`config.mk`:
```
export PLATFORM = sky130hd
export DESIGN_NAME = Temple
export DESIGN_NICKNAME = Temple
export VERILOG_FILES = /design/flow/design.v
export SDC_FILE = /design/flow/constraint.sdc
export NUM_CORES = 4
export LEC_CHECK = 0
export ABC_AREA = 0
export CAP_MARGIN = 5
export CORE_ASPECT_RATIO = 0.92
export CORE_MARGIN = 2
export CORE_UTILIZATION = 72
export CTS_CLUSTER_SIZE = 27
export GPL_ROUTABILITY_DRIVEN = 0
export MIN_ROUTING_LAYER = met1
export PLACE_DENSITY_LB_ADDON = 0.0
export SLEW_MARGIN = 40
export TNS_END_PERCENT = 90
```
`run.sh`:
```
#!/bin/bash
# the make line also repeats each setting of config.mk as NAME=value (left out here)
make -C /OpenROAD-flow-scripts/flow DESIGN_CONFIG=/design/flow/config.mk WORK_HOME=/design/flow/orfs CLKGATE_MAP_FILE= finish
```
`design.v`:
```
`timescale 1ns / 1ns
`timescale 1ns / 1ns
module alu #(
    parameter DATA_WIDTH = 16
) (
    input [DATA_WIDTH-1:0] data_in1,
    data_in2,
    input [1:0] op,
    output reg [DATA_WIDTH-1:0] data_out,
    output [2:0] flag
);
  reg carry;
  wire zero, neg;
  wire [16:0] data_in1_add, data_in2_add;
  assign data_in1_add = data_in1;
  assign data_in2_add = data_in2;
  always @(*) begin
    case (op)
      2'b00: {carry, data_out} = {1'b0, ~(data_in1 | data_in2)};
      2'b01: {carry, data_out} = data_in1_add + data_in2_add;
      2'b10: {carry, data_out} = {1'b0, data_in1};
      2'b11: {carry, data_out} = {1'b0, (data_in2 >> 1)};
    endcase
  end
  assign zero = ~(|data_out);
  assign neg  = data_out[DATA_WIDTH-1];
  assign flag = {zero, neg, carry};
endmodule
`timescale 1ns / 1ns
module register #(
    parameter N = 16
) (
    input clk,
    rst,
    en,
    input [N-1:0] data_in,
    output reg [N-1:0] data_out
);
  always @(posedge clk, negedge rst) begin
    if (!rst) begin
      data_out <= 0;
    end else begin
      if (en) begin
        data_out <= data_in;
      end
    end
  end
endmodule
`timescale 1ns / 1ns
module registerfile #(
    parameter N = 16,
    M = 5
) (
    input clk,
    en,
    input [N-1:0] wr_data,
    input [M-1:0] addr,
    output [N-1:0] rd_data
);
  reg [N-1:0] mem[(2**M)-1:0];
  assign rd_data = (addr == 29) ? 0 : ( (addr == 30) ? 16'h1 : ( (addr == 31) ? 16'hffff : mem[addr]));
  always @(posedge clk) begin
    if (en) begin
      mem[addr] <= wr_data;
    end
  end
endmodule
`timescale 1ns / 1ns
 `timescale 1ns / 1ns
module state (
    input            clk,
    rst,
    input      [2:0] op,
    output reg [3:0] state,
    input      [2:0] flag
);
  reg [3:0] nextstate;
  reg       br;
  always @(*) begin
    case (state)
      4'b0000: begin
        if (op == 3'b000) begin
          nextstate = 4'b0001;
        end else if (op == 3'b001) begin
          nextstate = 4'b0010;
        end else if (op == 3'b010) begin
          nextstate = 4'b0011;
        end else if (op == 3'b011) begin
          nextstate = 4'b1010;
        end else if (op == 3'b100) begin
          nextstate = 4'b0100;
        end else if (op == 3'b101) begin
          nextstate = 4'b0101;
        end else if (op == 3'b110) begin
          nextstate = 4'b1000;
        end else nextstate = 4'b0111;
      end
      4'b0001: begin
        nextstate = 4'b1010;
      end
      4'b0010: nextstate = 4'b1010;
      4'b0011: nextstate = 4'b1010;
      4'b0100: nextstate = 4'b1010;
      4'b0101: nextstate = 4'b0110;
      4'b0110: nextstate = 4'b1010;
      4'b0111: nextstate = 4'b1010;
      4'b1000:
      if (br) nextstate = 4'b1001;
      else nextstate = 4'b1010;
      4'b1001: nextstate = 4'b0000;
      4'b1010: nextstate = 4'b0000;
      default: nextstate = 4'b0000;
    endcase   
  end
  always @(posedge clk, negedge rst) begin
    if (!rst) begin
      state <= 4'b0000;
    end else begin
      state <= nextstate;
    end
  end
  always @(*) begin
    case (op)
      3'h0: br = 0;
      3'h1: br = flag[0];
      3'h2: br = flag[1];
      3'h3: br = flag[1] | flag[0];
      3'h4: br = flag[2];
      3'h5: br = flag[2] | flag[0];
      3'h6: br = flag[2] | flag[1];
      3'h7: br = 1;
      default: br = 0;
    endcase   
  end   
endmodule   
`timescale 1ns / 1ns
 `timescale 1ns / 1ns
module decode (
    input [2:0] op,
    input [3:0] state,
    output reg [13:0] dec
);
  always @(*) begin
    case (state)
      4'b0000: begin
        if (op == 3'b110) begin
          dec = 14'b1_1_x_x_xx_xx_1_0_0_1_0_0;
        end else if (op == 3'b101) begin
          dec = 14'b1_1_x_x_xx_xx_1_0_0_0_0_0;
        end else if (op == 3'b011) begin
          dec = 14'bx_1_0_x_1x_xx_0_0_1_0_0_0;
        end else begin
          dec = 14'bx_1_x_x_xx_xx_0_0_0_1_0_0;
        end
      end
      4'b0001: dec = 14'bx_1_x_1_xx_00_0_1_0_0_1_0;
      4'b0010: dec = 14'bx_1_x_1_xx_01_0_1_0_0_1_0;
      4'b0011: dec = 14'bx_0_x_0_1x_xx_0_1_0_0_0_0;
      4'b0100: dec = 14'bx_0_x_x_xx_xx_0_0_0_0_0_1;
      4'b0101: dec = 14'b1_1_x_0_00_xx_1_1_0_0_0_0;
      4'b0110: dec = 14'b1_1_x_0_01_xx_0_1_0_0_0_0;
      4'b1000: dec = 14'bx_1_1_x_xx_xx_0_0_1_0_0_0;
      4'b1001: dec = 14'b0_1_x_x_xx_xx_1_0_0_0_0_0;
      4'b0111: dec = 14'bx_1_x_1_xx_11_0_1_0_0_1_0;
      4'b1011: dec = 14'bx_1_0_x_xx_xx_0_0_0_0_0_1;
      4'b1010: dec = 14'b1_1_x_x_xx_xx_1_0_0_0_0_0;
      default: dec = 14'b0;
    endcase
  end
endmodule
`timescale 1ns / 1ns
module Temple #(
    parameter ADDR_WIDTH = 16,
    parameter DATA_WIDTH = 16
) (
    input                   clk,
    rst,
    output [ADDR_WIDTH-1:0] addr,
    input  [          15:0] rd_data,
    output [          15:0] wr_data,
    output                  en
);
  wire [15:0] pc_sel_data, acc_sel_data, reg_sel_data, imm_sel_data;
  wire [15:0] pc_out, add_out, acc_out;
  wire [15:0] regfile_out, rf_out, alu_out;
  wire [2:0] flag_out, alu_flag;
  wire pc_sel, acc_sel, reg_sel, addr_sel;
  wire pc_en, acc_en, regfile_en, flag_en, rf_en;
  wire [1:0] imm_sel, alu_op;
  wire [ 2:0] op;
  wire [ 3:0] state;
  wire [13:0] dec;
  wire [ 4:0] regfile_addr;
  wire [ 7:0] half_imm_data;
  assign {pc_sel,addr_sel,reg_sel,acc_sel,imm_sel[1:0],alu_op[1:0],pc_en,acc_en,regfile_en,rf_en,flag_en,en} = dec;
  state statemachine (
      .clk(clk),
      .rst(rst),
      .op(op),
      .state(state),
      .flag(flag_out)
  );
  decode decode (
      .op(op),
      .state(state),
      .dec(dec)
  );
  register PC (
      .clk(clk),
      .rst(rst),
      .en(pc_en),
      .data_in(pc_sel_data),
      .data_out(pc_out)
  );
  register Acc (
      .clk(clk),
      .rst(rst),
      .en(acc_en),
      .data_in(acc_sel_data),
      .data_out(acc_out)
  );
  register #(
      .N(3)
  ) flag (
      .clk(clk),
      .rst(rst),
      .en(flag_en),
      .data_in(alu_flag),
      .data_out(flag_out)
  );
  register regi (
      .clk(clk),
      .rst(rst),
      .en(rf_en),
      .data_in(regfile_out),
      .data_out(rf_out)
  );
  alu alu (
      .data_in1(rf_out),
      .data_in2(acc_out),
      .op(alu_op),
      .data_out(alu_out),
      .flag(alu_flag)
  );
  registerfile regfile (
      .clk(clk),
      .en(regfile_en),
      .wr_data(reg_sel_data),
      .rd_data(regfile_out),
      .addr(regfile_addr)
  );
  assign pc_sel_data = (pc_sel) ? add_out : rf_out;
  assign add_out = pc_out + 16'h1;
  assign acc_sel_data = (acc_sel) ? alu_out : imm_sel_data;
  assign reg_sel_data = (reg_sel) ? add_out : acc_out;
  assign addr = addr_sel ? {pc_out[15:1], 1'b0} : {rf_out[15:1], 1'b0};
  assign wr_data = acc_out;
  assign op = (pc_out[0]) ? rd_data[15:13] : rd_data[7:5];
  assign regfile_addr = (pc_out[0]) ? rd_data[12:8] : rd_data[4:0];
  assign half_imm_data = (pc_out[0]) ? rd_data[15:8] : rd_data[7:0];
  assign imm_sel_data = (imm_sel[1]) ? rd_data[15:0] : ( (imm_sel[0]) ? {half_imm_data, acc_out[7:0]} : {acc_out[15:8], half_imm_data});
endmodule   
```
`constraint.sdc`:
```
create_clock -name core_clock -period 3.08 [get_ports {clk}]
set_input_delay 0.6160 -clock core_clock [delete_from_list [all_inputs] [get_ports {clk}]]
set_output_delay 0.6160 -clock core_clock [all_outputs]
set_load 0.01 [all_outputs]
```
==> run summary, run 1 <==
status: failed layout checks
violated checks: setup timing
reg2reg start: PC.data_out[0]$_DFFE_PN0P_
crit path DRT: 3.53 ns
crit path from: PC.data_out[0]$_DFFE_PN0P_
Final TNS setup: -0.0904 ns
FILL cells: 1376
Max-area cell share: 0.622
Pre-antenna DRT Iters: 9
R2R setup slack: -0.09 ns
fin. max-slew vios: 0
Worst Hold Class: in2async
Post-synth EDFFs: 498
XOR/XNOR Area Share: 0.00655
Synth Seq Share: 0.686
FFs w/ async S/R, synth: 0.111
CP bufs+invs: 3
combinational power share: 0.371
first-pass GRT wire length: 112 mm
DP HPWL: 44.7 mm
Max Freq: 315 MHz
CP Capture Type: flop
postcts setup bufs: 0
synthesis area per yosys: 24100 µm²
top comb family, area: multiplexers
Max stage delay cell, worst path: mux2i_2
TritonCTS Sinks: 560
Flops after synth: 560
IO Pins: 51
Residual DRC: 0
Leak Pwr: 9.76 nW
Commonest cells post-synth: edfxtp_1, mux4_2, nand2_1
total number of vias: 16.7k
Critical Path AT: 3.62 ns
biggest area cells: edfxtp_1, mux4_2, dfrtp_1
Vias/cell: 7.67
Final Hold Fails: 0
drt total wl: 77.7 mm
Synth Cell Area: 24100 µm²
Mux area share: 0.119
Basic Gates by Area: 0.0676
CTS tree: done
RSZ-0062 raised after global routing: true
Min Clock Period, post-route: 3.17 ns
Worst setup SP type: flop
Fin Clk Skew: 0.0322 ns
reg2reg end: regi.data_out[3]$_DFFE_PN0P_
share of power burned in registers: 0.383
Final #Nets: 1754
vias in the first global route: 15.9k
clock root buffer: clkbuf_16
Yosys Warn Count: 6
Die Span Y: 179 µm
Dominant flop cell: edfxtp_1
tool warning count: 43
Sw Ratio: 0.366
Seq group: 10.2 mW
count of cell types in the netlist: 71
Post-Synthesis Cells: 1505
fin crit share: 1.03
DIE WIDTH: 195 µm
Routed WL per cell: 35.7 µm
Worst path depth: 8
CORE AREA: 33100 µm²
Clock Power Share: 0.246
Port Buffers: 49
Worst Tran Pin Value: 0.876 ns
H-Tree Depth: 2
CTS Buffer Depth: 3
synthesized area per cell: 16.0 µm²
Reg clk slew, reported paths: 0.07 ns
relative slew slack: 0.416
logic area: 7120 µm²
WS Path Type: reg2reg
PD cells: 943 nW/µm²
number of routed nets with antenna violations: 0
adder share: 0.0180
comb pwr: 9.90 mW
maxcap violations: 0
Post-Syn Nets: 1557
Inserted Clock Buffers: 52
largest stage delay on the critical path: 0.72 ns
Int Pwr: 16.9 mW
Pre-Place Util: 0.727
Flop area: 16500 µm²
maximum vdd drop: 0.000679 V
Top delay family on crit path: buffers and inverters
Critical Path Sink: regi.data_out[3]$_DFFE_PN0P_
antenna violations before repair: 10
GR Overflow Total: 0
post-synthesis cell count from yosys: 1505
largest net degree at the start of global routing: 63
Clock Latency Late Sink: 0.61 ns
post-route setup slack: -0.0904 ns
most common cell in the netlist: edfxtp_1
switching pwr: 9.76 mW
yosys aoi share: 0.0775
die area: 34900 µm²
fin util: 0.854
Final setup viols: 1
Max power group: registers
FF-to-FF path depth: 8
GRT Overall Usage: 0.461
Area Growth Syn to Fin: 17.5%
worst path cell trace: buf_6, mux2i_2, buf_4, nor3_2, buf_12, a22oi_1, and4_1, o21ai_1
CP Max Fanout: 17
most area-hungry cell type in the Yosys netlist: edfxtp_1
# rows: 64
clock network power: 6.55 mW
First DRT Iteration DRCs: 3196
## metal layers
layer	wire (µm)	GRT usage
met1	24700	0.591
met2	35200	0.705
met3	12000	0.161
met4	5720	0.257
met5	96	0.00686
## stage by stage
stage	hold slack, ns	area, µm²	std cells	power (mW)	setup slack [ns]
floorplan	0.320	24100	1505	15.3	0.168
global placement	0.442	26500	2077	19.1	-0.183
detailed placement	0.457	26500	2077	19.4	-0.214
CTS	0.229	28200	2172	26.1	0.0531
global route	0.162	28200	2173	27.2	-0.0154
finish	0.119	28300	2176	26.7	-0.0904
## final cells by class
| class | count | share of cell area |
|---|---|---|
| flip-flops and latches | 560 | 0.584 |
| multi-input cells | 826 | 0.252 |
| repair buffers | 224 | 0.0799 |
| clock buffers | 69 | 0.0494 |
| well taps | 429 | 0.0190 |
| clock inverters | 26 | 0.0101 |
| inverters | 38 | 0.00505 |
| diodes | 4 | 0.000354 |
## timing repair
item	CTS	global route
setup endpoints to repair	17	64
endpoints found under the hold margin	0	0
hold buffers	0	0
resized	31	11
pin swaps	0	1
==> run 2: changes to the inputs <==
ABC_AREA = default   (was 0)
CORE_ASPECT_RATIO = default   (was 0.92)
CORE_UTILIZATION = 70   (was 72)
CTS_CLUSTER_SIZE = 24   (was 27)
GPL_ROUTABILITY_DRIVEN = default   (was 0)
MIN_ROUTING_LAYER = default   (was met1)
PLACE_DENSITY_LB_ADDON = default   (was 0.0)
SETUP_SLACK_MARGIN = 0.49   (was default)
SLEW_MARGIN = 20   (was 40)
TNS_END_PERCENT = default   (was 90)
clock period = 3.09 ns   (was 3.08 ns; I/O delays follow)
==> run 2 against run 1 <==
Against the previous run: the run now fails in global routing (5_1_grt); die size up 2.8%; synthesized area unchanged; synthesized cell count unchanged.
==> run summary, run 2 <==
status: aborted with a tool error
Exit stage: global routing (5_1_grt)
tool error: [ERROR GRT-0232] Routing congestion too high. Check the congestion heatmap in the GUI.
Commonest cells post-synth: edfxtp_1, mux4_2, nand2_1
GRT Overall Usage: 1.00
Die Span Y: 189 µm
XOR/XNOR Area Share: 0.00655
GR Overflow Total: 2051
die area: 35900 µm²
# rows: 67
CORE AREA: 33700 µm²
synthesized area per cell: 16.0 µm²
FFs w/ async S/R, synth: 0.111
IO Pins: 51
yosys aoi share: 0.0775
Cell Area, Placed: 26900 µm²
Port Buffers: 49
top comb family, area: multiplexers
synthesis area per yosys: 24100 µm²
DIE WIDTH: 189 µm
Max-area cell share: 0.622
H-Tree Depth: 2
Dominant flop cell: edfxtp_1
Routability Congestion: 0.988
Mux area share: 0.119
DP HPWL: 45.8 mm
Inserted Clock Buffers: 52
most area-hungry cell type in the Yosys netlist: edfxtp_1
Pre-Place Util: 0.714
TritonCTS Sinks: 560
Basic Gates by Area: 0.0676
Synth Cell Area: 24100 µm²
adder share: 0.0180
biggest area cells: edfxtp_1, mux4_2, dfrtp_1
most common cell in the netlist: edfxtp_1
Flops after synth: 560
Post-Synthesis Cells: 1505
Post-Syn Nets: 1557
CTS Buffer Depth: 3
Post-synth EDFFs: 498
Synth Seq Share: 0.686
post-synthesis cell count from yosys: 1505
cts hold-fix bufs: 0
Yosys Warn Count: 6
count of cell types in the netlist: 71
clock root buffer: clkbuf_16
==> run 2: timing repair <==
| item | in CTS |
|---|---|
| gates cloned | 12 |
| resized | 185 |
| endpoints found under the setup margin | 640 |
| setup buffers | 56 |
| pin swaps | 54 |
==> run 2: metal layers <==
layer | GRT usage | overflow
met5 | 0.773 | 19
met4 | 1.06 | 523
met3 | 0.879 | 99
met2 | 1.15 | 1257
met1 | 0.946 | 153
==> run 2: metrics by stage <==
| stage | hold WS (ns) | TNS [ns] | utilization | worst slack, ns | std cells |
|---|---|---|---|---|---|
| after floorplan | 0.322 | 0 | - | 0.330 | 1505 |
| after global placement | 0.443 | -2.62 | 0.798 | -0.461 | 2134 |
| after detailed placement | 0.451 | -18.67 | 0.798 | -0.532 | 2134 |
| after CTS | 0.0558 | 0 | 0.888 | 0.0894 | 2296 |
==> run 3: changes to the inputs <==
ABC_AREA = 0   (was default)
CORE_ASPECT_RATIO = 0.92   (was default)
CORE_UTILIZATION = 72   (was 70)
CTS_CLUSTER_SIZE = 27   (was 24)
GPL_ROUTABILITY_DRIVEN = 0   (was default)
HOLD_SLACK_MARGIN = 0.29   (was default)
MIN_ROUTING_LAYER = met1   (was default)
PLACE_DENSITY_LB_ADDON = 0.0   (was default)
SETUP_SLACK_MARGIN = 0.48   (was 0.49)
SLEW_MARGIN = 25   (was 20)
TNS_END_PERCENT = 100   (was default)
clock period = 3.11 ns   (was 3.09 ns; I/O delays follow)
==> run 3 against run 2 <==
Against the previous run: synthesized area is the same; die size down 2.7%; the run again fails in global routing (5_1_grt); synthesized cell count stayed put.
==> run summary, run 3 <==
top comb family, area: multiplexers
Post-Synthesis Cells: 1505
Port Buffers: 49
Yosys Warn Count: 6
yosys aoi share: 0.0775
tool error: [ERROR GRT-0232] Routing congestion too high. Check the congestion heatmap in the GUI.
Dominant flop cell: edfxtp_1
count of cell types in the netlist: 71
Basic Gates by Area: 0.0676
Die Span Y: 179 µm
Max-area cell share: 0.622
adder share: 0.0180
Synth Cell Area: 24100 µm²
Pre-Place Util: 0.727
Mux area share: 0.119
post-synthesis cell count from yosys: 1505
Synth Seq Share: 0.686
GR Overflow Total: 1492
Cell Area, Placed: 26500 µm²
pre-CTS setup slack: -0.242 ns
Post-synth EDFFs: 498
XOR/XNOR Area Share: 0.00655
# rows: 64
Flops after synth: 560
H-Tree Depth: 2
CTS Buffer Depth: 3
FFs w/ async S/R, synth: 0.111
most common cell in the netlist: edfxtp_1
status: aborted with a tool error
die area: 34900 µm²
biggest area cells: edfxtp_1, mux4_2, dfrtp_1
most area-hungry cell type in the Yosys netlist: edfxtp_1
Commonest cells post-synth: edfxtp_1, mux4_2, nand2_1
Exit stage: global routing (5_1_grt)
CORE AREA: 33100 µm²
synthesis area per yosys: 24100 µm²
GRT Overall Usage: 0.961
synthesized area per cell: 16.0 µm²
DIE WIDTH: 195 µm
DP HPWL: 43.4 mm
clock root buffer: clkbuf_16
placed cell count: 2065
TritonCTS Sinks: 560
Inserted Clock Buffers: 52
Post-Syn Nets: 1557
IO Pins: 51
## run 3: per-layer routing
layer / global-route usage / GRT overflow
met4: 1.03 / 448
met1: 0.917 / 86
met5: 0.697 / 16
met2: 1.09 / 828
met3: 0.853 / 114
## run 3: what timing repair did
item | in CTS
cloned | 14
hold endpoints to repair | 61
pin swaps | 35
hold buffers | 1
gates resized | 220
setup endpoints to repair | 184
buffers inserted | 48
## run 3: per-stage QoR
stage	power, mW	utilization
detailed placement	19.1	0.801
CTS	27.2	0.893
floorplan	15.2	-
global placement	18.8	0.801
==> run 4: changes to the inputs <==
ABC_AREA = 1   (was 0)
CAP_MARGIN = 20   (was 5)
CORE_ASPECT_RATIO = default   (was 0.92)
CTS_CLUSTER_DIAMETER = 384   (was default)
CTS_CLUSTER_SIZE = 10   (was 27)
GPL_ROUTABILITY_DRIVEN = default   (was 0)
HOLD_SLACK_MARGIN = default   (was 0.29)
MIN_ROUTING_LAYER = default   (was met1)
PLACE_DENSITY_LB_ADDON = 0.09   (was 0.0)
SETUP_SLACK_MARGIN = 0.92   (was 0.48)
SLEW_MARGIN = 20   (was 25)
TNS_END_PERCENT = default   (was 100)
clock period = 3.08 ns   (was 3.11 ns; I/O delays follow)
==> run 4 against run 3 <==
Against the previous run: the flow again stops in global routing (5_1_grt); synthesized cell count up 36%; synthesized area grew 1.6%; die size rose by 1.6%.
==> run summary, run 4 <==
FFs w/ async S/R, synth: 0.109
synthesized area per cell: 11.9 µm²
die area: 35400 µm²
cts hold-fix bufs: 0
Post-Synthesis Cells: 2054
H-Tree Depth: 3
tool error: [ERROR GRT-0232] Routing congestion too high. Check the congestion heatmap in the GUI.
Synth Seq Share: 0.689
Post-Syn Nets: 2106
most common cell in the netlist: nand2_1
Port Buffers: 49
Exit stage: global routing (5_1_grt)
IO Pins: 51
Commonest cells post-synth: nand2_1, edfxtp_1, a22oi_1
DP HPWL: 45.9 mm
XOR/XNOR Area Share: 0.00466
adder share: 0.0177
pre-CTS setup slack: -0.0429 ns
Yosys Warn Count: 6
top comb family, area: simple AND/OR/NAND/NOR gates
clock root buffer: clkbuf_16
TritonCTS Sinks: 571
Inserted Clock Buffers: 67
CTS Buffer Depth: 3
count of cell types in the netlist: 51
GRT Overall Usage: 0.876
# rows: 67
Basic Gates by Area: 0.139
biggest area cells: edfxtp_1, nand2_1, a22oi_1
CORE AREA: 33400 µm²
Dominant flop cell: edfxtp_1
Mux area share: 0
placed cell count: 2594
DIE WIDTH: 188 µm
post-synthesis cell count from yosys: 2054
Routability Congestion: 0.975
Synth Cell Area: 24400 µm²
status: aborted with a tool error
Post-synth EDFFs: 509
Max-area cell share: 0.625
most area-hungry cell type in the Yosys netlist: edfxtp_1
Die Span Y: 188 µm
yosys aoi share: 0.110
synthesis area per yosys: 24400 µm²
Flops after synth: 571
Pre-Place Util: 0.731
GR Overflow Total: 615
## run 4: what timing repair did
item,4_1_cts
setup buffers,71
gates cloned,20
pin swaps,95
setup endpoints to repair,891
resized,360
endpoints found under the hold margin,0
## run 4: layer usage
layer / GRT overflow / GRT usage
met2: 316 / 0.992
met5: 5 / 0.500
met1: 19 / 0.871
met3: 26 / 0.760
met4: 249 / 0.908
## run 4: stage by stage
stage          power [mW]  utilization  area [µm²]
2_1_floorplan        16.3            -       24700
3_3_place_gp         20.9        0.806       27000
3_5_place_dp         21.2        0.807       27000
4_1_cts              31.1        0.929       31100
==> run 5: changes to the inputs <==
ABC_AREA = 0   (was 1)
CAP_MARGIN = 5   (was 20)
CORE_ASPECT_RATIO = 0.92   (was default)
CORE_UTILIZATION = 71   (was 72)
CTS_CLUSTER_DIAMETER = default   (was 384)
CTS_CLUSTER_SIZE = 41   (was 10)
GPL_ROUTABILITY_DRIVEN = 0   (was default)
MIN_ROUTING_LAYER = met1   (was default)
PLACE_DENSITY_LB_ADDON = 0.0   (was 0.09)
SETUP_SLACK_MARGIN = 0.87   (was 0.92)
SLEW_MARGIN = 25   (was 20)
TNS_END_PERCENT = 65   (was default)
==> run 5 against run 4 <==
Against the previous run: die size fell by 0.21%; synthesized area fell by 1.6%; the flow again stops in global routing (5_1_grt); synthesized cell count fell by 27%.
==> run summary, run 5 <==
Commonest cells post-synth: edfxtp_1, mux4_2, nand2_1
DIE WIDTH: 196 µm
Basic Gates by Area: 0.0676
adder share: 0.0180
Dominant flop cell: edfxtp_1
Synth Seq Share: 0.686
top comb family, area: multiplexers
Post-Syn Nets: 1557
pre-CTS setup slack: -0.349 ns
Port Buffers: 49
FFs w/ async S/R, synth: 0.111
Inserted Clock Buffers: 53
Post-Synthesis Cells: 1505
Flops after synth: 560
Post-synth EDFFs: 498
Exit stage: global routing (5_1_grt)
Synth Cell Area: 24100 µm²
GRT Overall Usage: 0.931
count of cell types in the netlist: 71
Cell Area, Placed: 26800 µm²
yosys aoi share: 0.0775
Mux area share: 0.119
die area: 35400 µm²
Pre-Place Util: 0.722
GR Overflow Total: 904
CORE AREA: 33300 µm²
synthesized area per cell: 16.0 µm²
XOR/XNOR Area Share: 0.00655
most area-hungry cell type in the Yosys netlist: edfxtp_1
clock root buffer: clkbuf_16
IO Pins: 51
most common cell in the netlist: edfxtp_1
Die Span Y: 181 µm
CTS Buffer Depth: 3
post-synthesis cell count from yosys: 1505
H-Tree Depth: 2
# rows: 64
tool error: [ERROR GRT-0232] Routing congestion too high. Check the congestion heatmap in the GUI.
DP HPWL: 44.4 mm
TritonCTS Sinks: 560
biggest area cells: edfxtp_1, mux4_2, dfrtp_1
status: aborted with a tool error
Max-area cell share: 0.622
synthesis area per yosys: 24100 µm²
Yosys Warn Count: 6
[run 5: stage by stage]
stage               std cells  hold slack [ns]  TNS [ns]
CTS                      2206           0.0695         0
detailed placement       2093            0.451    -14.56
global placement         2093            0.449     -5.16
floorplan                1505            0.320         0
[run 5: per-layer routing]
layer,overflow,global-route usage
met2,512,1.02
met5,11,0.690
met3,58,0.840
met1,50,0.924
met4,273,0.951
[run 5: what timing repair did]
action | in CTS
pin swaps | 12
gates cloned | 6
gates resized | 106
buffers inserted | 12
hold endpoints to repair | 0
hold buffers | 0
endpoints found under the setup margin | 812
==> run 6: changes to the inputs <==
CORE_UTILIZATION = 60   (was 71)
CTS_CLUSTER_DIAMETER = 27   (was default)
CTS_CLUSTER_SIZE = default   (was 41)
PLACE_DENSITY = 0.54   (was default)
PLACE_DENSITY_LB_ADDON = default   (was 0.0)
SETUP_SLACK_MARGIN = default   (was 0.87)
TNS_END_PERCENT = 10   (was 65)
clock period = 6.03 ns   (was 3.08 ns; I/O delays follow)
==> run 6 against run 5 <==
Against the previous run: the run now finishes clean; die size grew 18%; synthesized cell count is the same; synthesized area is the same.
==> run summary, run 6 <==
die area: 41700 µm²
adder share: 0.0180
Reg clk slew, reported paths: 0.04 ns
clock root buffer: clkbuf_16
DP HPWL: 40.5 mm
Final TNS setup: 0 ns
cts hold-fix bufs: 0
Clock Latency Late Sink: 0.66 ns
maximum vdd drop: 0.000390 V
reg2reg start: PC.data_out[0]$_DFFE_PN0P_
Clock Power Share: 0.408
RSZ-0062 raised after global routing: false
worst path cell trace: or3_1, nor2_1, nand3_1, o21ai_0, clkdlybuf4s50_1
largest stage delay on the critical path: 0.74 ns
Commonest cells post-synth: edfxtp_1, mux4_2, nand2_1
Residual DRC: 0
total number of vias: 14.9k
postcts setup bufs: 0
relative slew slack: 0.310
Seq group: 5.32 mW
Worst path depth: 5
Dominant flop cell: edfxtp_1
CTS tree: done
combinational power share: 0.260
Worst setup SP type: flop
hold depth: 1
Basic Gates by Area: 0.0676
CTS Buffer Depth: 3
drt total wl: 66.8 mm
R2R setup slack: 2.45 ns
post-synthesis cell count from yosys: 1505
crit path DRT: 4.82 ns
most common cell in the netlist: edfxtp_1
fin crit share: 0.853
Post-Syn Nets: 1557
Max Freq: 194 MHz
Worst Tran Pin Value: 1.03 ns
Max stage delay cell, worst path: dfrtp_1
Final #Nets: 1710
CP Capture Type: output port
Worst Hold Class: reg2reg
GRT Overall Usage: 0.333
Design Power: 16.1 mW
Routed WL per cell: 29.0 µm
DIE WIDTH: 213 µm
synthesized area per cell: 16.0 µm²
endpoint of the worst hold path: statemachine.state[0]$_DFF_PN1_
Max-area cell share: 0.622
Synth Seq Share: 0.686
synthesis area per yosys: 24100 µm²
Flops after synth: 560
antenna violations before repair: 5
IO Pins: 51
CP bufs+invs: 1
Hold Crit Start: statemachine.state[7]$_DFF_PN0_
maxcap violations: 0
FF-to-FF path depth: 7
Area Growth Syn to Fin: 22.8%
status: complete, no violations
Vias/cell: 6.46
comb pwr: 4.19 mW
Max power group: the clock network
first-pass GRT wire length: 98.2 mm
XOR/XNOR Area Share: 0.00655
Leak Pwr: 10.2 nW
Min Clock Period, post-route: 5.14 ns
FFs w/ async S/R, synth: 0.111
reg2reg end: regi.data_out[10]$_DFFE_PN0P_
H-Tree Depth: 3
vias in the first global route: 14.8k
top comb family, area: multiplexers
Port Buffers: 49
PD cells: 544 nW/µm²
CORE AREA: 39700 µm²
fin. max-slew vios: 0
WS Path Type: reg2out
number of routed nets with antenna violations: 0
Final setup viols: 0
crit path from: statemachine.state[10]$_DFF_PN0_
Yosys Warn Count: 6
Top delay family on crit path: simple AND/OR/NAND/NOR gates
Mux area share: 0.119
# rows: 70
Pre-Place Util: 0.606
GR Overflow Total: 0
biggest area cells: edfxtp_1, mux4_2, dfrtp_1
share of power burned in registers: 0.331
largest net degree at the start of global routing: 81
switching pwr: 5.05 mW
tool warning count: 44
count of cell types in the netlist: 71
Critical Path AT: 3.94 ns
# resized after CTS: 0
CP Max Fanout: 30
Pre-antenna DRT Iters: 6
Sw Ratio: 0.314
Synth Cell Area: 24100 µm²
Post-Synthesis Cells: 1505
Critical Path Sink: addr[12]
clock network power: 6.57 mW
Int Pwr: 11.0 mW
First DRT Iteration DRCs: 1722
Final Hold Fails: 0
Fin Clk Skew: 0.0312 ns
Inserted Clock Buffers: 114
most area-hungry cell type in the Yosys netlist: edfxtp_1
TritonCTS Sinks: 560
yosys aoi share: 0.0775
Die Span Y: 196 µm
Post-synth EDFFs: 498
run 6: final cells by class:
cell class              instances  area, µm²
clock inverters                82       1110
diodes                          4       10.0
flip-flops and latches        560      16500
inverters                      38        143
multi-input cells             826       7080
clock buffers                 135       2980
well taps                     540        676
repair buffers                118       1040
fillers                      2431      10100
run 6: per-layer routing:
layer  share of wire  global-route usage
met5         0.00015                   0
met4           0.038               0.138
met3           0.094              0.0898
met2            0.47               0.509
met1            0.40               0.461
run 6: per-stage QoR:
step	area (µm²)	utilization	hold WS, ns	cells	setup WS [ns]
after floorplan	24100	-	0.433	1505	2.68
after global placement	25400	0.640	0.450	2081	1.37
after detailed placement	25400	0.640	0.469	2081	1.39
after CTS	29500	0.743	0.494	2298	0.899
after global routing	29500	0.744	0.510	2299	0.495
final	29500	0.745	0.487	2303	0.887
==> run 7: changes to the inputs <==
ABC_AREA = default   (was 0)
CAP_MARGIN = 20   (was 5)
CORE_ASPECT_RATIO = default   (was 0.92)
CORE_UTILIZATION = 40   (was 60)
CTS_CLUSTER_DIAMETER = default   (was 27)
GPL_ROUTABILITY_DRIVEN = default   (was 0)
MIN_ROUTING_LAYER = default   (was met1)
PLACE_DENSITY = 0.6   (was 0.54)
SLEW_MARGIN = 20   (was 25)
TNS_END_PERCENT = default   (was 10)
clock period = 3.17 ns   (was 6.03 ns; I/O delays follow)
==> run 7 against run 6 <==
Against the previous run: sequential share of layout area increased by 1.2 points; setup slack got worse by 0.75 ns; largest power group is now registers; global-route usage fell by 12 points; first-iteration DRC count shrank 7.5%; critical endpoint is now addr[15]; clock power decreased by 2%; clock-buffer cell count is 70 lower; power rose by 57%.
==> run summary, run 7 <==
drt total wl: 66.1 mm
CTS tree: done
Worst setup SP type: flop
first-pass GRT wire length: 97.4 mm
Residual DRC: 0
Clock Latency Late Sink: 0.63 ns
reg2reg end: regi.data_out[3]$_DFFE_PN0P_
Seq group: 9.87 mW
Leak Pwr: 9.94 nW
number of routed nets with antenna violations: 0
count of cell types in the netlist: 71
Yosys Warn Count: 6
Inserted Clock Buffers: 56
Mux area share: 0.119
postcts setup bufs: 0
comb pwr: 9.01 mW
Post-Synthesis Cells: 1505
CP bufs+invs: 2
Clock Power Share: 0.254
Basic Gates by Area: 0.0676
most common cell in the netlist: edfxtp_1
Synth Seq Share: 0.686
Flops after synth: 560
CORE AREA: 59200 µm²
post-synthesis cell count from yosys: 1505
biggest area cells: edfxtp_1, mux4_2, dfrtp_1
crit path DRT: 2.54 ns
clock root buffer: clkbuf_16
Area Growth Syn to Fin: 20.3%
Int Pwr: 16.5 mW
Final setup viols: 0
XOR/XNOR Area Share: 0.00655
fin. max-slew vios: 0
largest stage delay on the critical path: 0.42 ns
Critical Path AT: 2.40 ns
GRT Overall Usage: 0.212
Post-Syn Nets: 1557
crit path from: statemachine.state[6]$_DFF_PN0_
CP Max Fanout: 30
CTS Buffer Depth: 3
WS Path Type: reg2out
Vias/cell: 5.69
FF-to-FF path depth: 9
H-Tree Depth: 2
Sw Ratio: 0.346
yosys aoi share: 0.0775
PD cells: 874 nW/µm²
maximum vdd drop: 0.000539 V
synthesized area per cell: 16.0 µm²
First DRT Iteration DRCs: 1593
die area: 62100 µm²
Synth Cell Area: 24100 µm²
# rows: 89
Max power group: registers
Pre-antenna DRT Iters: 5
tool warning count: 43
Final Hold Fails: 0
DP HPWL: 44.7 mm
top comb family, area: multiplexers
Pre-Place Util: 0.406
GR Overflow Total: 0
RSZ-0062 raised after global routing: false
CP Capture Type: output port
FFs w/ async S/R, synth: 0.111
Routed WL per cell: 26.0 µm
most area-hungry cell type in the Yosys netlist: edfxtp_1
Reg clk slew, reported paths: 0.06 ns
Worst Tran Pin Value: 1.02 ns
combinational power share: 0.356
Min Clock Period, post-route: 3.03 ns
Hold Slack: 0.0383 ns
Die Span Y: 249 µm
share of power burned in registers: 0.390
Critical Path Sink: addr[15]
DIE WIDTH: 249 µm
largest net degree at the start of global routing: 63
status: complete, no violations
synthesis area per yosys: 24100 µm²
switching pwr: 8.76 mW
Final #Nets: 1775
reg2reg start: PC.data_out[0]$_DFFE_PN0P_
relative slew slack: 0.307
antenna violations before repair: 1
worst path cell trace: or3_1, nor2_1, nand3_1, buf_6, o21ai_1, dlygate4sd2_1
R2R setup slack: 0.20 ns
clock network power: 6.41 mW
TritonCTS Sinks: 560
maxcap violations: 0
Max stage delay cell, worst path: dfrtp_1
Post-synth EDFFs: 498
fin crit share: 0.956
Max Freq: 330 MHz
Worst path depth: 6
vias in the first global route: 14.4k
cts hold-fix bufs: 0
Fin Clk Skew: 0.0281 ns
Max-area cell share: 0.622
Routability Congestion: 0.922
Dominant flop cell: edfxtp_1
Inserted Diodes: 0
Top delay family on crit path: simple AND/OR/NAND/NOR gates
Final TNS setup: 0 ns
Port Buffers: 49
total number of vias: 14.5k
IO Pins: 51
Worst Hold Class: in2async
adder share: 0.0180
Commonest cells post-synth: edfxtp_1, mux4_2, nand2_1
## run 7: metal layers
metal	share of wire	global-route usage	vias up
met1	0.43	0.295	7410
met4	0.033	0.0750	0
met5	0	0	-
met3	0.064	0.0299	98
met2	0.48	0.343	561
li1	-	-	6391
## run 7: area by class of cell
class	count	area [µm²]
Clock inverter	40	339
Tap cell	773	967
Clock buffer	65	1460
Timing Repair Buffer	241	2430
Sequential cell	560	16500
Multi-Input combinational cell	826	7100
Fill cell	4993	30300
Inverter	38	143
## run 7: through the flow
step	total power [mW]	setup slack, ns	cells	utilization	cell area (µm²)
after floorplan	14.9	0.0357	1505	-	24100
after global placement	18.9	-0.544	2438	0.458	27100
after detailed placement	19.1	-0.525	2438	0.458	27100
after CTS	25.4	-0.123	2543	0.488	28900
after global routing	26.4	0.0135	2543	0.489	28900
final	25.3	0.139	2543	0.489	28900
## run 7: what timing repair did
action	4_1_cts	5_1_grt
gates resized	30	5
endpoints found under the setup margin	17	4
pin swaps	0	0
==> run 8: changes to the inputs <==
ABC_AREA = 0   (was default)
CAP_MARGIN = 5   (was 20)
CORE_ASPECT_RATIO = 0.92   (was default)
CORE_UTILIZATION = 39   (was 40)
GPL_ROUTABILITY_DRIVEN = 0   (was default)
MIN_ROUTING_LAYER = met2   (was default)
PLACE_DENSITY = 0.54   (was 0.6)
SLEW_MARGIN = 25   (was 20)
TNS_END_PERCENT = 10   (was default)
clock period = 4.24 ns   (was 3.17 ns; I/O delays follow)
==> run 8 against run 7 <==
Against the previous run: still clean on timing, DRC and antenna; non-clock buffer count down 86; critical path depth down 1; final area down 3.2%; routed wire length up 2.1%; first-iteration DRC count rose to 2.6 times the previous value; sequential share of layout area up 1.9 points; combinational power down 28%; critical endpoint is now addr[4]; largest power group unchanged.
==> run summary, run 8 <==
Inserted Clock Buffers: 58
most common cell in the netlist: edfxtp_1
Clock Power Share: 0.268
vias in the first global route: 21.3k
combinational power share: 0.337
Dominant flop cell: edfxtp_1
top comb family, area: multiplexers
TritonCTS Sinks: 560
PD cells: 684 nW/µm²
switching pwr: 6.88 mW
Vias/cell: 7.52
crit path from: statemachine.state[6]$_DFF_PN0_
CP Max Fanout: 17
yosys aoi share: 0.0775
Flops after synth: 560
Post-synth EDFFs: 498
number of routed nets with antenna violations: 0
Hold Slack: 0.128 ns
Fin Clk Skew: 0.0293 ns
count of cell types in the netlist: 71
Worst Hold Class: in2async
Final Hold Fails: 0
Final #Nets: 1691
Critical Path Sink: addr[4]
maximum vdd drop: 0.000338 V
Max-area cell share: 0.622
comb pwr: 6.46 mW
Reg clk slew, reported paths: 0.07 ns
CP Capture Type: output port
# rows: 87
Synth Cell Area: 24100 µm²
Sw Ratio: 0.359
crit path DRT: 3.39 ns
Basic Gates by Area: 0.0676
DIE WIDTH: 263 µm
First DRT Iteration DRCs: 4087
GRT Overall Usage: 0.314
Port Buffers: 49
share of power burned in registers: 0.395
worst path cell trace: or3_1, nor2_1, nand3_2, o21ai_0, clkdlybuf4s50_1
first-pass GRT wire length: 98.9 mm
tool warning count: 42
Area Growth Syn to Fin: 16.5%
Min Clock Period, post-route: 3.98 ns
CORE AREA: 61200 µm²
total number of vias: 18.8k
maxcap violations: 0
fin. max-slew vios: 0
Worst setup SP type: flop
drt total wl: 67.5 mm
Seq group: 7.57 mW
reg2reg start: PC.data_out[0]$_DFFE_PN0P_
reg2reg end: regfile.mem[11][14]$_DFFE_PP_
Worst Tran Pin Value: 1.20 ns
FILL cells: 5302
Mux area share: 0.119
Critical Path AT: 3.13 ns
Routed WL per cell: 27.1 µm
Final TNS setup: 0 ns
Post-Syn Nets: 1557
Pre-Place Util: 0.393
biggest area cells: edfxtp_1, mux4_2, dfrtp_1
Commonest cells post-synth: edfxtp_1, mux4_2, nand2_1
cts hold-fix bufs: 0
CP bufs+invs: 1
R2R setup slack: 0.47 ns
CTS tree: done
RSZ-0062 raised after global routing: false
DP HPWL: 43.0 mm
H-Tree Depth: 2
synthesized area per cell: 16.0 µm²
status: complete, no violations
adder share: 0.0180
Max stage delay cell, worst path: clkdlybuf4s50_1
placed cell count: 2379
GR Overflow Total: 0
Top delay family on crit path: simple AND/OR/NAND/NOR gates
Yosys Warn Count: 6
clock network power: 5.13 mW
Residual DRC: 0
Clock Latency Late Sink: 0.65 ns
CTS Buffer Depth: 3
WS Path Type: reg2out
Int Pwr: 12.3 mW
Pre-antenna DRT Iters: 13
relative slew slack: 0.198
XOR/XNOR Area Share: 0.00655
clock root buffer: clkbuf_16
Die Span Y: 242 µm
FFs w/ async S/R, synth: 0.111
Worst path depth: 5
Max power group: registers
Leak Pwr: 9.38 nW
largest stage delay on the critical path: 0.63 ns
Max Freq: 252 MHz
Post-Synthesis Cells: 1505
fin crit share: 0.938
post-synthesis cell count from yosys: 1505
Final setup viols: 0
most area-hungry cell type in the Yosys netlist: edfxtp_1
largest net degree at the start of global routing: 54
antenna violations before repair: 0
synthesis area per yosys: 24100 µm²
IO Pins: 51
FF-to-FF path depth: 7
final non-filler cell total: 2495
die area: 63700 µm²
Synth Seq Share: 0.686
==> run 8: layer usage <==
metal	vias to the layer above	global-route usage	share of wire
li1	6182	-	-
met1	6428	-	0
met2	5560	0.366	0.48
met3	571	0.424	0.42
met4	24	0.0627	0.088
met5	-	0.114	0.012
==> run 8: per-stage QoR <==
| stage | area (µm²) | setup WS, ns | power [mW] | util |
|---|---|---|---|---|
| global placement | 26100 | 0.465 | 13.7 | 0.426 |
| floorplan | 24100 | 1.05 | 11.1 | - |
| global route | 28000 | 0.112 | 19.9 | 0.458 |
| detailed placement | 26100 | 0.439 | 13.8 | 0.426 |
| CTS | 28000 | 0.0915 | 18.8 | 0.457 |
| finish | 28000 | 0.265 | 19.1 | 0.458 |
==> run 8: timing repair <==
item / 4_1_cts / 5_1_grt
setup buffers: 0 / 0
setup endpoints to repair: 0 / 15
gates resized: 0 / 2
==> run 8: final cells by class <==
| cell class | instances | area (µm²) | area share |
|---|---|---|---|
| multi-input combinational | 826 | 7070 | 0.252 |
| antenna | 5 | 12.5 | 0.000447 |
| clock buffer | 69 | 1510 | 0.0540 |
| timing repair buffer | 155 | 1390 | 0.0496 |
| clock inverter | 41 | 373 | 0.0133 |
| inverter | 38 | 143 | 0.00509 |
| sequential | 560 | 16500 | 0.589 |
| tap | 801 | 1000 | 0.0358 |
==> run 9: changes to the inputs <==
ABC_AREA = default   (was 0)
CAP_MARGIN = 40   (was 5)
CELL_PAD_IN_SITES_GLOBAL_PLACEMENT = 1   (was default)
CORE_ASPECT_RATIO = 1.88   (was 0.92)
CORE_UTILIZATION = 40   (was 39)
CTS_CLUSTER_SIZE = 73   (was default)
GPL_TIMING_DRIVEN = 1   (was default)
MAX_ROUTING_LAYER = met4   (was default)
PLACE_DENSITY = 0.6   (was 0.54)
SLEW_MARGIN = 20   (was 25)
TNS_END_PERCENT = default   (was 10)
clock period = 3.16 ns   (was 4.24 ns; I/O delays follow)
==> run 9 against run 8 <==
Against the previous run: highest routed layer is now met4; first-iteration DRC count is 7.6% higher; largest cell class unchanged; cell count increased by 3.0%; global-route usage increased by 8.0 points; still clean on timing, DRC and antenna.
==> run summary, run 9 <==
status: complete, no violations
Basic Gates by Area: 0.0676
relative slew slack: 0.478
clock root buffer: clkbuf_16
CTS Buffer Depth: 3
Int Pwr: 17.1 mW
Port Buffers: 49
Clock Latency Late Sink: 0.62 ns
synthesized area per cell: 16.0 µm²
IO Pins: 51
Flop area: 16500 µm²
Post-synth EDFFs: 498
Final Hold Fails: 0
Post-Synthesis Cells: 1505
CORE AREA: 59700 µm²
crit path DRT: 2.53 ns
Worst Tran Pin Value: 0.783 ns
design area: 29300 µm²
Residual DRC: 0
share of power burned in registers: 0.368
Routed met1 length: 0 µm
largest net degree at the start of global routing: 46
Sw Ratio: 0.366
# rows: 123
switching pwr: 9.88 mW
largest stage delay on the critical path: 0.46 ns
R2R setup slack: 0.09 ns
most common cell in the netlist: edfxtp_1
FFs w/ async S/R, synth: 0.111
Max stage delay cell, worst path: dfrtp_2
Top delay family on crit path: simple AND/OR/NAND/NOR gates
die area: 62200 µm²
RSZ-0062 raised after global routing: false
Post-Syn Nets: 1557
DP HPWL: 54.0 mm
Worst path depth: 7
Reg clk slew, reported paths: 0.06 ns
PD cells: 920 nW/µm²
H-Tree Depth: 2
Synth Cell Area: 24100 µm²
GRT Overall Usage: 0.394
WS Path Type: reg2out
DR WL met2: 43.1 mm
Fin Clk Skew: 0.0274 ns
Clock Power Share: 0.247
Worst setup SP type: flop
total number of vias: 19.7k
Seq group: 9.95 mW
First DRT Iteration DRCs: 4398
Routed WL per cell: 31.2 µm
Pre-Place Util: 0.403
vias in the first global route: 21.7k
adder share: 0.0180
Max power group: combinational cells
Critical Path Sink: addr[3]
first-pass GRT wire length: 111 mm
Max Freq: 324 MHz
Mux area share: 0.119
Area Growth Syn to Fin: 22.0%
post-synthesis cell count from yosys: 1505
maximum vdd drop: 0.000442 V
yosys aoi share: 0.0775
Yosys Warn Count: 6
TritonCTS Sinks: 560
biggest area cells: edfxtp_1, mux4_2, dfrtp_1
drt total wl: 80.1 mm
DR WL met3: 27.0 mm
top comb family, area: multiplexers
max layer used: met4
Vias/cell: 7.68
reg2reg start: PC.data_out[1]$_DFFE_PN0P_
CP Max Fanout: 30
Critical Path AT: 2.46 ns
Synth Seq Share: 0.686
logic area: 7120 µm²
maxcap violations: 0
XOR/XNOR Area Share: 0.00655
comb pwr: 10.4 mW
Final #Nets: 1826
FILL cells: 5088
FF-to-FF path depth: 9
Worst Hold Class: in2async
Inserted Clock Buffers: 51
Max-area cell share: 0.622
Cell Area, Placed: 27400 µm²
Final setup viols: 0
CP bufs+invs: 2
clock network power: 6.66 mW
reg2reg end: regfile.mem[22][14]$_DFFE_PP_
tool warning count: 42
Dominant flop cell: edfxtp_1
Commonest cells post-synth: edfxtp_1, mux4_2, nand2_1
combinational power share: 0.385
worst path cell trace: or3_1, nor2_2, nand3_1, buf_12, nand2_1, o21ai_4, dlygate4sd2_1
synthesis area per yosys: 24100 µm²
Leak Pwr: 10.2 nW
GR Overflow Total: 0
Flops after synth: 560
fin. max-slew vios: 0
most area-hungry cell type in the Yosys netlist: edfxtp_1
CTS tree: done
fin util: 0.491
fin crit share: 0.978
number of routed nets with antenna violations: 0
Pre-antenna DRT Iters: 6
cts hold-fix bufs: 0
DIE WIDTH: 183 µm
crit path from: statemachine.state[6]$_DFF_PN0_
Min Clock Period, post-route: 3.09 ns
CP Capture Type: output port
count of cell types in the netlist: 71
Die Span Y: 340 µm
Hold Slack: 0.0956 ns
antenna violations before repair: 0
run 9: per-layer routing:
layer  track usage  vias to the layer above
met5             -                        -
met4         0.131                        0
met3         0.401                      688
met2         0.514                     5918
met1             -                     6685
li1              -                     6445
run 9: repair_timing:
action                     in CTS  in global routing
setup buffers                   0                  4
gates resized                  33                 31
cloned                          0                  1
setup endpoints to repair      15                 79
pin swaps                       0                  1
run 9: per-stage QoR:
| step | instances | TNS [ns] | power, mW | worst slack (ns) |
|---|---|---|---|---|
| after floorplan | 1505 | 0 | 15.0 | 0.0257 |
| after global placement | 2463 | -0.934 | 19.7 | -0.305 |
| after detailed placement | 2464 | -0.946 | 19.9 | -0.285 |
| after CTS | 2560 | 0 | 26.3 | 0.00531 |
| after global routing | 2567 | 0 | 27.9 | 0.0000446 |
| final | 2569 | 0 | 27.0 | 0.0691 |
run 9: final cells by class:
type	instances	area share
Antenna cell	2	0.000171
Sequential cell	560	0.563
Multi-Input combinational cell	827	0.243
Inverter	38	0.00486
Tap cell	750	0.0320
Timing Repair Buffer	296	0.0976
Clock inverter	36	0.0142
Clock buffer	60	0.0457
==> run 10: changes to the inputs <==
ABC_AREA = 0   (was default)
CAP_MARGIN = 5   (was 40)
CELL_PAD_IN_SITES_GLOBAL_PLACEMENT = 3   (was 1)
CORE_ASPECT_RATIO = 0.81   (was 1.88)
CORE_MARGIN = 4   (was 2)
CORE_UTILIZATION = 36   (was 40)
CTS_CLUSTER_SIZE = default   (was 73)
GPL_TIMING_DRIVEN = default   (was 1)
MAX_ROUTING_LAYER = default   (was met4)
PLACE_DENSITY = default   (was 0.6)
PLACE_DENSITY_LB_ADDON = 0.01   (was default)
SLEW_MARGIN = 35   (was 20)
TNS_END_PERCENT = 20   (was default)
clock period = 3.12 ns   (was 3.16 ns; I/O delays follow)
==> run 10 against run 9 <==
Against the previous run: non-clock buffer count decreased by 9; clock skew grew 0.0061 ns; via count shrank 1.8%; final area increased by 1.7%; cell count up 4.6%; critical path depth is the same; synthesized area is the same; combinational power is essentially flat; synthesized cell count unchanged; first-iteration DRC count decreased by 42%; power up 4.3%; critical endpoint is now addr[15]; largest cell class unchanged.
==> run summary, run 10 <==
status: complete, no violations
Worst setup SP type: flop
Clock Latency Late Sink: 0.65 ns
design area: 29800 µm²
number of routed nets with antenna violations: 0
Post-Synthesis Cells: 1505
synthesis area per yosys: 24100 µm²
Cell Area, Placed: 27700 µm²
PD cells: 943 nW/µm²
Top delay family on crit path: simple AND/OR/NAND/NOR gates
biggest area cells: edfxtp_1, mux4_2, dfrtp_1
post-synthesis cell count from yosys: 1505
Fin Clk Skew: 0.0335 ns
Int Pwr: 17.9 mW
crit path from: statemachine.state[6]$_DFF_PN0_
Final #Nets: 1824
IO Pins: 51
FFs w/ async S/R, synth: 0.111
Worst path depth: 7
DIE WIDTH: 295 µm
Final Hold Fails: 0
synthesized area per cell: 16.0 µm²
H-Tree Depth: 2
tool warning count: 45
CP Capture Type: output port
Flops after synth: 560
Post-synth EDFFs: 498
Worst Hold Class: reg2reg
Sw Ratio: 0.364
Commonest cells post-synth: edfxtp_1, mux4_2, nand2_1
relative slew slack: 0.480
Routed WL per cell: 30.2 µm
count of cell types in the netlist: 71
FF-to-FF path depth: 8
Basic Gates by Area: 0.0676
pre-CTS setup slack: -0.129 ns
first-pass GRT wire length: 116 mm
drt total wl: 81.2 mm
FILL cells: 5854
die area: 71000 µm²
Die Span Y: 241 µm
Leak Pwr: 10.3 nW
Design Power: 28.2 mW
Seq group: 10.1 mW
clock network power: 7.50 mW
# rows: 84
R2R setup slack: 0.07 ns
reg2reg start: PC.data_out[0]$_DFFE_PN0P_
Pre-antenna DRT Iters: 9
post-route setup slack: 0.0683 ns
Max stage delay cell, worst path: or3_4
Final setup viols: 0
CORE AREA: 65600 µm²
Pre-Place Util: 0.367
share of power burned in registers: 0.357
Critical Path Sink: addr[15]
Hold Crit Start: statemachine.state[7]$_DFF_PN0_
First DRT Iteration DRCs: 2556
vias in the first global route: 22.9k
TritonCTS Sinks: 560
worst path cell trace: or3_4, nor2_2, nand3_2, buf_12, nand2_1, o21ai_1, dlygate4sd2_1
antenna violations before repair: 0
placed cell count: 2570
Mux area share: 0.119
Max Freq: 328 MHz
adder share: 0.0180
CTS tree: done
Residual DRC: 0
Max-area cell share: 0.622
yosys aoi share: 0.0775
Synth Cell Area: 24100 µm²
Critical Path AT: 2.43 ns
comb pwr: 10.6 mW
most common cell in the netlist: edfxtp_1
Min Clock Period, post-route: 3.05 ns
Hold Slack: 0.473 ns
fin. max-slew vios: 0
Port Buffers: 49
maximum vdd drop: 0.000551 V
final non-filler cell total: 2686
Yosys Warn Count: 6
Reg clk slew, reported paths: 0.06 ns
hold depth: 1
RSZ-0062 raised after global routing: true
Worst Tran Pin Value: 0.772 ns
crit path DRT: 2.50 ns
reg2reg end: regi.data_out[15]$_DFFE_PN0P_
endpoint of the worst hold path: statemachine.state[0]$_DFF_PN1_
maxcap violations: 0
logic area: 7170 µm²
Dominant flop cell: edfxtp_1
Flop area: 16500 µm²
largest net degree at the start of global routing: 63
GRT Overall Usage: 0.341
Synth Seq Share: 0.686
largest stage delay on the critical path: 0.40 ns
CP Max Fanout: 30
total number of vias: 19.4k
Clock Power Share: 0.266
CP bufs+invs: 2
Inserted Clock Buffers: 59
switching pwr: 10.3 mW
most area-hungry cell type in the Yosys netlist: edfxtp_1
CTS Buffer Depth: 3
DP HPWL: 55.0 mm
WS Path Type: reg2out
XOR/XNOR Area Share: 0.00655
Vias/cell: 7.22
Area Growth Syn to Fin: 24.1%
Post-Syn Nets: 1557
GR Overflow Total: 0
fin crit share: 0.978
clock root buffer: clkbuf_16
top comb family, area: multiplexers
Max power group: combinational cells
combinational power share: 0.376
[run 10: per-stage QoR]
stage          TNS [ns]   util
2_1_floorplan    -0.624      -
3_3_place_gp     -0.548  0.422
3_5_place_dp     -0.636  0.423
4_1_cts          -0.235  0.454
5_1_grt         -0.0480  0.455
6_report              0  0.455
[run 10: layout make-up]
type / count / share of cell area
Sequential cell: 560 / 0.553
Multi-Input combinational cell: 826 / 0.240
Timing Repair Buffer: 287 / 0.0979
Clock buffer: 71 / 0.0513
Tap cell: 860 / 0.0361
Clock inverter: 40 / 0.0165
Inverter: 38 / 0.00478
Antenna cell: 4 / 0.000335
[run 10: metal layers]
layer / vias to the layer above / part of all wire / wire length, µm / GRT usage
li1: 6461 / - / - / -
met1: 6710 / 0 / 0 / -
met2: 5783 / 0.48 / 38600 / 0.367
met3: 387 / 0.46 / 37700 / 0.511
met4: 43 / 0.042 / 3450 / 0.0518
met5: - / 0.018 / 1480 / 0.183
[run 10: timing repair]
item,4_1_cts,5_1_grt
endpoints found under the setup margin,15,72
hold buffers,1,0
gates cloned,0,0
pin swaps,0,1
endpoints found under the hold margin,5,0
buffers inserted,0,0
gates resized,29,22
==> run 11: changes to the inputs <==
ABC_AREA = default   (was 0)
CAP_MARGIN = 20   (was 5)
CELL_PAD_IN_SITES_GLOBAL_PLACEMENT = default   (was 3)
CORE_ASPECT_RATIO = default   (was 0.81)
CORE_MARGIN = 2   (was 4)
CORE_UTILIZATION = 72   (was 36)
CTS_CLUSTER_SIZE = 36   (was default)
GPL_ROUTABILITY_DRIVEN = default   (was 0)
HOLD_SLACK_MARGIN = 0.3   (was default)
MIN_ROUTING_LAYER = default   (was met2)
PLACE_DENSITY_LB_ADDON = default   (was 0.01)
SLEW_MARGIN = 20   (was 35)
TNS_END_PERCENT = default   (was 20)
clock period = 5.78 ns   (was 3.12 ns; I/O delays follow)
==> run 11 against run 10 <==
Against the previous run: first-iteration DRC count is 29% higher; final area down 9.6%; cell count decreased by 22%; critical endpoint is now addr[1]; setup slack improved by 0.84 ns; synthesized cell count did not move; clock power decreased by 54%; die size decreased by 51%; non-clock buffer count is 168 lower; power is 52% lower; sequential share of layout area is 5.9 points higher; still clean on timing, DRC and antenna.
==> run summary, run 11 <==
Post-Synthesis Cells: 1505
Hold Slack: 0.479 ns
Critical Path AT: 3.72 ns
Max-area cell share: 0.622
most common cell in the netlist: edfxtp_1
crit path from: statemachine.state[3]$_DFF_PN0_
Routed WL per cell: 35.5 µm
Top Usage Layer GRT: met2
Final TNS setup: 0 ns
WS Path Type: reg2out
Worst path depth: 5
logic area: 7060 µm²
Max stage delay cell, worst path: or3_1
share of power burned in registers: 0.409
Mux area share: 0.119
Basic Gates by Area: 0.0676
DIE WIDTH: 187 µm
Fin Clk Skew: 0.0389 ns
count of cell types in the netlist: 71
Top delay family on crit path: simple AND/OR/NAND/NOR gates
comb pwr: 4.60 mW
biggest area cells: edfxtp_1, mux4_2, dfrtp_1
CP Capture Type: output port
Clock Power Share: 0.253
Commonest cells post-synth: edfxtp_1, mux4_2, nand2_1
drt total wl: 74.0 mm
reg2reg start: PC.data_out[0]$_DFFE_PN0P_
XOR/XNOR Area Share: 0.00655
worst path cell trace: or3_1, nor2_1, nand3_2, o21ai_0, clkdlybuf4s50_1
clock root buffer: clkbuf_16
clock network power: 3.44 mW
FFs w/ async S/R, synth: 0.111
Worst setup SP type: flop
die area: 34900 µm²
Post-synth EDFFs: 498
GR Overflow Total: 0
First DRT Iteration DRCs: 3300
maxcap violations: 0
# resized after CTS: 0
met2 usage: 0.660
CTS Buffer Depth: 3
Max power group: registers
DP HPWL: 40.7 mm
CP bufs+invs: 1
first-pass GRT wire length: 108 mm
status: complete, no violations
total number of vias: 16.3k
Flops after synth: 560
crit path DRT: 4.62 ns
Worst Tran Pin Value: 1.18 ns
Int Pwr: 8.65 mW
H-Tree Depth: 2
largest stage delay on the critical path: 0.68 ns
Synth Seq Share: 0.686
# rows: 66
Synth Cell Area: 24100 µm²
fin. max-slew vios: 0
vias in the first global route: 15.6k
Hold Crit Start: statemachine.state[7]$_DFF_PN0_
Yosys Warn Count: 6
number of routed nets with antenna violations: 0
Worst Hold Class: reg2reg
CP Max Fanout: 30
Residual DRC: 0
Leak Pwr: 9.07 nW
largest net degree at the start of global routing: 63
Post-Syn Nets: 1557
Inserted Clock Buffers: 52
M1 GR Usage: 0.572
switching pwr: 4.95 mW
RSZ-0062 raised after global routing: false
CORE AREA: 32700 µm²
Final #Nets: 1649
Max Freq: 205 MHz
synthesized area per cell: 16.0 µm²
postcts setup bufs: 0
antenna violations before repair: 9
tool warning count: 44
Port Buffers: 49
PD cells: 504 nW/µm²
Routability Congestion: 0.978
fin crit share: 0.844
Area Growth Syn to Fin: 12.2%
GRT Overall Usage: 0.433
design area: 27000 µm²
Seq group: 5.56 mW
Clock Latency Late Sink: 0.61 ns
Reg clk slew, reported paths: 0.06 ns
top comb family, area: multiplexers
fin util: 0.825
Cell Area, Placed: 25300 µm²
CTS tree: done
IO Pins: 51
cts hold-fix bufs: 0
Sw Ratio: 0.364
post-synthesis cell count from yosys: 1505
yosys aoi share: 0.0775
Critical Path Sink: addr[1]
R2R setup slack: 1.92 ns
met3 GRT Util: 0.122
FF-to-FF path depth: 7
maximum vdd drop: 0.000358 V
Final Hold Fails: 0
endpoint of the worst hold path: statemachine.state[0]$_DFF_PN1_
Final setup viols: 0
Flop area: 16500 µm²
relative slew slack: 0.206
TritonCTS Sinks: 560
synthesis area per yosys: 24100 µm²
Vias/cell: 7.81
most area-hungry cell type in the Yosys netlist: edfxtp_1
hold depth: 1
Pre-Place Util: 0.735
adder share: 0.0180
Min Clock Period, post-route: 4.88 ns
reg2reg end: regi.data_out[13]$_DFFE_PN0P_
combinational power share: 0.338
Pre-antenna DRT Iters: 11
Die Span Y: 187 µm
FILL cells: 1485
Dominant flop cell: edfxtp_1
==> run 11: area by class of cell <==
cell class | count | share of cell area
inverters | 38 | 0.00529
well taps | 442 | 0.0205
clock buffers | 61 | 0.0503
diodes | 5 | 0.000464
repair buffers | 119 | 0.0389
clock inverters | 34 | 0.0112
flip-flops and latches | 560 | 0.612
multi-input cells | 826 | 0.262
==> run 11: layer usage <==
layer | routed length, µm | share of wire
met3 | 10500 | 0.14
met2 | 34300 | 0.46
met1 | 23600 | 0.32
met4 | 5540 | 0.075
met5 | 27 | 0.00036
==> run 11: through the flow <==
step | power [mW] | worst slack (ns) | instances
after CTS | 13.4 | 0.587 | 2080
after detailed placement | 9.89 | 1.19 | 1985
after floorplan | 8.17 | 2.48 | 1505
final | 13.6 | 0.904 | 2085
after global routing | 14.0 | 0.752 | 2080
after global placement | 9.77 | 1.17 | 1985
==> run 12: changes to the inputs <==
CORE_UTILIZATION = 70   (was 72)
CTS_CLUSTER_SIZE = 15   (was 36)
HOLD_SLACK_MARGIN = default   (was 0.3)
SETUP_SLACK_MARGIN = 0.4   (was default)
clock period = 3.2 ns   (was 5.78 ns; I/O delays follow)
==> run 12 against run 11 <==
Against the previous run: utilization rose by 4.4 points; register-to-register slack got worse by 1.8 ns; power rose by 100%; hold slack got worse by 0.47 ns; global-route usage rose by 7.9 points; setup slack got worse by 0.75 ns; clock-buffer cell count rose by 3; first-iteration DRC count rose by 24%; sequential share of layout area fell by 4.8 points; synthesized area did not move; highest routed layer unchanged; critical path depth rose by 5.
==> run summary, run 12 <==
status: complete, no violations
Post-synth EDFFs: 498
Basic Gates by Area: 0.0676
design area: 29300 µm²
vias in the first global route: 17.2k
Worst setup SP type: flop
number of routed nets with antenna violations: 0
clock root buffer: clkbuf_16
Yosys Warn Count: 6
crit path DRT: 3.72 ns
count of cell types in the netlist: 71
Die Span Y: 189 µm
Pre-Place Util: 0.714
relative slew slack: 0.465
CTS tree: done
Clock Latency Late Sink: 0.63 ns
die area: 35900 µm²
Residual DRC: 0
post-route setup slack: 0.152 ns
RSZ-0062 raised after global routing: true
Max-area cell share: 0.622
switching pwr: 10.7 mW
maxcap violations: 0
comb pwr: 11.4 mW
XOR/XNOR Area Share: 0.00655
Inserted Clock Buffers: 52
post-synthesis cell count from yosys: 1505
adder share: 0.0180
Max power group: combinational cells
Final setup viols: 0
pre-CTS setup slack: -0.257 ns
Routability Congestion: 0.965
drt total wl: 92.8 mm
Post-Syn Nets: 1557
first-pass GRT wire length: 126 mm
Area Growth Syn to Fin: 21.8%
yosys aoi share: 0.0775
top comb family, area: multiplexers
WS Path Type: reg2reg
Cell Area, Placed: 26500 µm²
reg2reg start: PC.data_out[0]$_DFFE_PN0P_
Commonest cells post-synth: edfxtp_1, mux4_2, nand2_1
maximum vdd drop: 0.000980 V
Seq group: 9.89 mW
share of power burned in registers: 0.356
Min Clock Period, post-route: 3.05 ns
worst path cell trace: buf_12, buf_4, mux2i_1, nand2_1, o21ai_0, a31oi_1, a21oi_1, buf_4, and4_1, o21ai_1
CP Max Fanout: 11
Mux area share: 0.119
PD cells: 948 nW/µm²
CP bufs+invs: 3
Flops after synth: 560
Pre-antenna DRT Iters: 14
clock network power: 6.46 mW
GRT Overall Usage: 0.513
Top delay family on crit path: AND-OR/OR-AND gates
most common cell in the netlist: edfxtp_1
TritonCTS Sinks: 560
First DRT Iteration DRCs: 4081
Synth Cell Area: 24100 µm²
Leak Pwr: 10.1 nW
Crit path top cell by count: buf_4
FF-to-FF path depth: 10
Post-Synthesis Cells: 1505
most area-hungry cell type in the Yosys netlist: edfxtp_1
Max stage delay cell, worst path: dfrtp_2
Design Power: 27.8 mW
total number of vias: 18.5k
antenna violations before repair: 10
CTS Buffer Depth: 3
largest net degree at the start of global routing: 63
# rows: 67
biggest area cells: edfxtp_1, mux4_2, dfrtp_1
fin crit share: 0.953
synthesis area per yosys: 24100 µm²
Int Pwr: 17.1 mW
Dominant flop cell: edfxtp_1
tool warning count: 47
FILL cells: 1247
Vias/cell: 8.26
Worst Tran Pin Value: 0.803 ns
Final TNS setup: 0 ns
DP HPWL: 44.9 mm
R2R setup slack: 0.15 ns
largest stage delay on the critical path: 0.46 ns
Sw Ratio: 0.384
combinational power share: 0.411
synthesized area per cell: 16.0 µm²
Routed WL per cell: 41.4 µm
Port Buffers: 49
Worst path depth: 10
crit path from: PC.data_out[0]$_DFFE_PN0P_
FFs w/ async S/R, synth: 0.111
CORE AREA: 33700 µm²
Reg clk slew, reported paths: 0.08 ns
Final Hold Fails: 0
Worst Hold Class: in2async
CP Capture Type: flop
IO Pins: 51
DIE WIDTH: 189 µm
Fin Clk Skew: 0.0239 ns
GR Overflow Total: 0
fin. max-slew vios: 0
Critical Path Sink: regi.data_out[8]$_DFFE_PN0P_
Critical Path AT: 3.56 ns
reg2reg end: regi.data_out[8]$_DFFE_PN0P_
H-Tree Depth: 2
Synth Seq Share: 0.686
Max Freq: 328 MHz
Final #Nets: 1796
Clock Power Share: 0.233
run 12: per-layer routing:
| layer | GRT usage | part of all wire | wire [µm] | vias up |
|---|---|---|---|---|
| met5 | 0.00549 | 0.00094 | 87 | - |
| met4 | 0.350 | 0.11 | 10300 | 10 |
| met3 | 0.227 | 0.18 | 16500 | 852 |
| met2 | 0.751 | 0.43 | 39600 | 2648 |
| met1 | 0.618 | 0.28 | 26300 | 8569 |
| li1 | - | - | - | 6427 |
run 12: layout make-up:
type	instances	area [µm²]	area share
Sequential cell	560	16500	0.564
Multi-Input combinational cell	828	7590	0.259
Timing Repair Buffer	264	2810	0.0960
Clock buffer	64	1350	0.0460
Tap cell	448	561	0.0191
Clock inverter	31	297	0.0101
Inverter	38	145	0.00495
Antenna cell	7	17.5	0.000598
run 12: through the flow:
stage                     instances  hold WS, ns   util
final                          2240      0.00519  0.869
after global routing           2233       0.0428  0.869
after CTS                      2190       0.0493  0.847
after detailed placement       2084        0.454  0.785
after global placement         2084        0.449  0.785
after floorplan                1505        0.344      -
run 12: what timing repair did:
action	CTS	global route
buffers inserted	5	42
endpoints found under the hold margin	0	0
hold buffers	0	0
pin swaps	6	30
endpoints found under the setup margin	370	382
gates cloned	6	1
resized	163	90
Power figures rest on the tool's default switching activity, not on a simulated workload.
